== build 24 ==
## topmodule
module topmodule( input clk,
input rst,
output [3:0] anode,
output [7:0] cathode,
input B1, B2, B3, B4,
input [4:0] operation);
Size: ~3000 cells after synthesis, ~23 I/O pins, ~20000 um^2 of cells after synthesis.
clock: 20.5 ns
lec_check: 0
abc_area: 1
cap_margin: 20
core_margin: 2
core_utilization: 70
place_density: 0.65
setup_slack_margin: -0.5
slew_margin: 20
run.sh (not shown) runs the stock make flow with config.mk's settings and CLKGATE_MAP_FILE=.
Build 24 terminated abnormally: global routing (5_1_grt) reported ODB-0269.
Relative to build 24, the following input files were edited for build 85:
- ABC_AREA removed (was 1)
- SETUP_SLACK_MARGIN removed (was -0.5)
- PLACE_DENSITY removed (was 0.65)
- CORE_UTILIZATION changed from 70 to 59
- the clock period (ns, I/O delays scaled along) changed from 20.5 to 13.6
Findings:
Build 85: all stages done; final checks FAILED (negative setup slack). Compared to build 24, build 85 was floorplanned on a bigger die. Relative to build 24, the gate count of the mapped netlist of build 85 is lower by 16%. In build 85, the post-synthesis area per instance came out about 20% above the value in build 24. Against build 24, build 85 comes in 230 um^2 higher on summed standard-cell area reported by yosys.
[inputs] build 86 vs build 85
- CORE_UTILIZATION: 59 -> 48
- the clock period (ns, I/O delays scaled along): 13.6 -> 30.0
- Build 86 ended with every stage complete and zero timing, DRC or antenna violations.
- Delta (build 86 minus build 85): post-layout total power went down by about 54%, portion of total power attributed to the clock network went up by 0.9 points.
- Re number of vias per cell after detailed routing: build 85 and build 86 aren't equal, and the higher value belongs to build 85.
- Depth of the worst hold-timing path in build 86 vs build 85: up 1
- Diff build 85 -> build 86: number of nets in the layout fell 10%, max-slew violation count about even, average wire length per cell after detail routing fell about 7%.

* * *

Setup of JK:
Starting RTL as in the previous note.
clock: 13.6 ns
lec_check: 0
abc_area: 1
cap_margin: 20
core_margin: 2
core_utilization: 72
cts_cluster_size: 10
place_density_lb_addon: 0.13
slew_margin: 20
Status: JK FAILED at 5_1_grt (tool error)
> inputs changed (JK -> MS)
- CORE_UTILIZATION: 72 -> 70
- CTS_CLUSTER_SIZE: 10 -> unset
- PLACE_DENSITY_LB_ADDON: 0.13 -> unset
- the clock period (ns, I/O delays scaled along): 13.6 -> 40.4
--- outcome ---
MS finished all stages; the layout is clean. Diff JK..MS | Yosys chip area | unchanged. Compared with JK, in MS number of sinks on the clock net comparable; die width grew by 2.4 um.
[inputs] AL vs MS
- SETUP_SLACK_MARGIN now -0.5, previously not set
- CORE_UTILIZATION now 65, was 70
- the clock period (ns, I/O delays scaled along) now 21.6, was 40.4
## What came out
- The cell area after synthesis was comparable across MS and AL.
- Met1 capacity usage during global routing delta for AL relative to MS: 0.20 points lower
- Highest attainable clock frequency: lower on MS
- AL finished every stage; the final checks, however, were not passed, the failures being negative setup slack.
- The buffers inserted during post-CTS setup optimization of AL exceeds that of MS by 38.
- Taking MS as the reference point, the number of detailed-routing iterations run before antenna repair of AL rises by 2.
- Side by side, net switching power figure turned out higher in AL than in MS.
- Lower post-route worst hold slack was reported by AL, not MS.
The inputs of TR differ from those of AL as listed below.
- putting PLACE_DENSITY_LB_ADDON at 0.21 where nothing was set
- swapping 65 for 72 in CORE_UTILIZATION
- swapping 21.6 for 20.5 in the clock period (ns, I/O delays scaled along)
==> results <==
TR did not finish; a tool error ended it in 5_1_grt.
Taking AL as the reference, in TR worst setup timing slack at the placement stage went down; area fraction in and, or, nand and nor cells did not really move; global placer's final weighted congestion went up; cell count after placement went up; number of buffers created by CTS did not really move.
Gate count of the mapped netlist came out exactly the same in AL and TR.
TR vs AL on die size: TR is the lower one.

* * *

topmodule again, from the RTL that the note above started with.
clock: 16.4 ns
lec_check: 0
abc_area: 1
cap_margin: 20
core_margin: 2
core_utilization: 72
cts_cluster_size: 10
place_density_lb_addon: 0.13
setup_slack_margin: 4.42
slew_margin: 20
tns_end_percent: 5
The first run died in global routing with ODB-0269.
Change:
Settings changed: ABC_AREA 1 to not set, CORE_UTILIZATION 72 to 40, CTS_CLUSTER_SIZE 10 to not set, PLACE_DENSITY_LB_ADDON 0.13 to not set, SETUP_SLACK_MARGIN 4.42 to not set, TNS_END_PERCENT 5 to not set.
Clock period 16.4 ns to 30.0 ns, I/O delays scaled along.
Result:
- With this change the flow ran to the end with no violations
- synthesized cell count drops by about 16%
- die size climbs by about 80%
- synthesized area rose by about 1.1%
Change:
Settings changed: ABC_AREA set to 1, CORE_UTILIZATION 40 to 70, PLACE_DENSITY set to 0.65, TNS_END_PERCENT set to 5.
Clock period 30.0 ns to 20.0 ns, I/O delays scaled along.
The changed run failed in global routing.
Synthesized area drops by 1.1%.
Die size drops by 43%.
Synthesized cell count goes up by 19%.
Change:
Settings changed: CORE_UTILIZATION 70 to 62, PLACE_DENSITY 0.65 to 0.36, TNS_END_PERCENT 5 to not set.
Clock period 20.0 ns to 13.6 ns, I/O delays scaled along.
Result:
- This time the run completed, yet does not pass: max-capacitance violations, max-slew violations, negative setup slack
- synthesized area does not change
- die size increases by 13%
- synthesized cell count is unchanged
Change:
Settings changed: ABC_AREA 1 to not set, CORE_UTILIZATION 62 to 72, CTS_CLUSTER_SIZE set to 25, PLACE_DENSITY 0.36 to not set, SETUP_SLACK_MARGIN set to 3.94.
After rerunning: Now the flow died in global routing with ODB-0269. Synthesized area came out higher by 1.1%. Synthesized cell count came out lower by 16%. Die size came out lower by 13%.

* * *

topmodule again, from the RTL that the note above started with.
export LEC_CHECK = 0
export CAP_MARGIN = 40
export CORE_ASPECT_RATIO = 0.84
export CORE_MARGIN = 2
export CORE_UTILIZATION = 72
export CTS_CLUSTER_DIAMETER = 357
export CTS_CLUSTER_SIZE = 13
export PLACE_DENSITY = 0.64
export SETUP_SLACK_MARGIN = -1.28
export SLEW_MARGIN = 20
export TNS_END_PERCENT = 5
create_clock -name core_clock -period 13.0 [get_ports {clk}]
The starting point reached the layout checks and failed them: negative setup slack.
Edit:
Settings changed: ABC_AREA set to 1, CAP_MARGIN 40 to 20, CORE_ASPECT_RATIO 0.84 to not set, CORE_UTILIZATION 72 to 68, CTS_CLUSTER_DIAMETER 357 to not set, CTS_CLUSTER_SIZE 13 to not set, PLACE_DENSITY 0.64 to not set, SETUP_SLACK_MARGIN -1.28 to not set, TNS_END_PERCENT 5 to not set.
Clock period 13.0 ns to 23.7 ns, I/O delays scaled along.
The changed run completed with no timing, DRC or antenna violations.
Cell count rose by roughly a tenth.
Synthesized area fell slightly.
Wire length fell by about a fifth.
Via count fell by a few percent.
Cell area fell by a few percent.
Clock-buffer cell count fell by 3.
Clock skew is about the same.
Combinational power fell by well over a third.
Edit:
Settings changed: CORE_UTILIZATION 68 to 70, PLACE_DENSITY set to 0.65, SETUP_SLACK_MARGIN set to 5.0.
Clock period 23.7 ns to 20.0 ns, I/O delays scaled along.
The changed run failed in global routing (5_1_grt) (GRT-0232).
Die area goes down by 2.8%.
Synthesized cell count stays the same.
Area after synthesis stays the same.
Power is estimated from default activity; no workload was simulated.
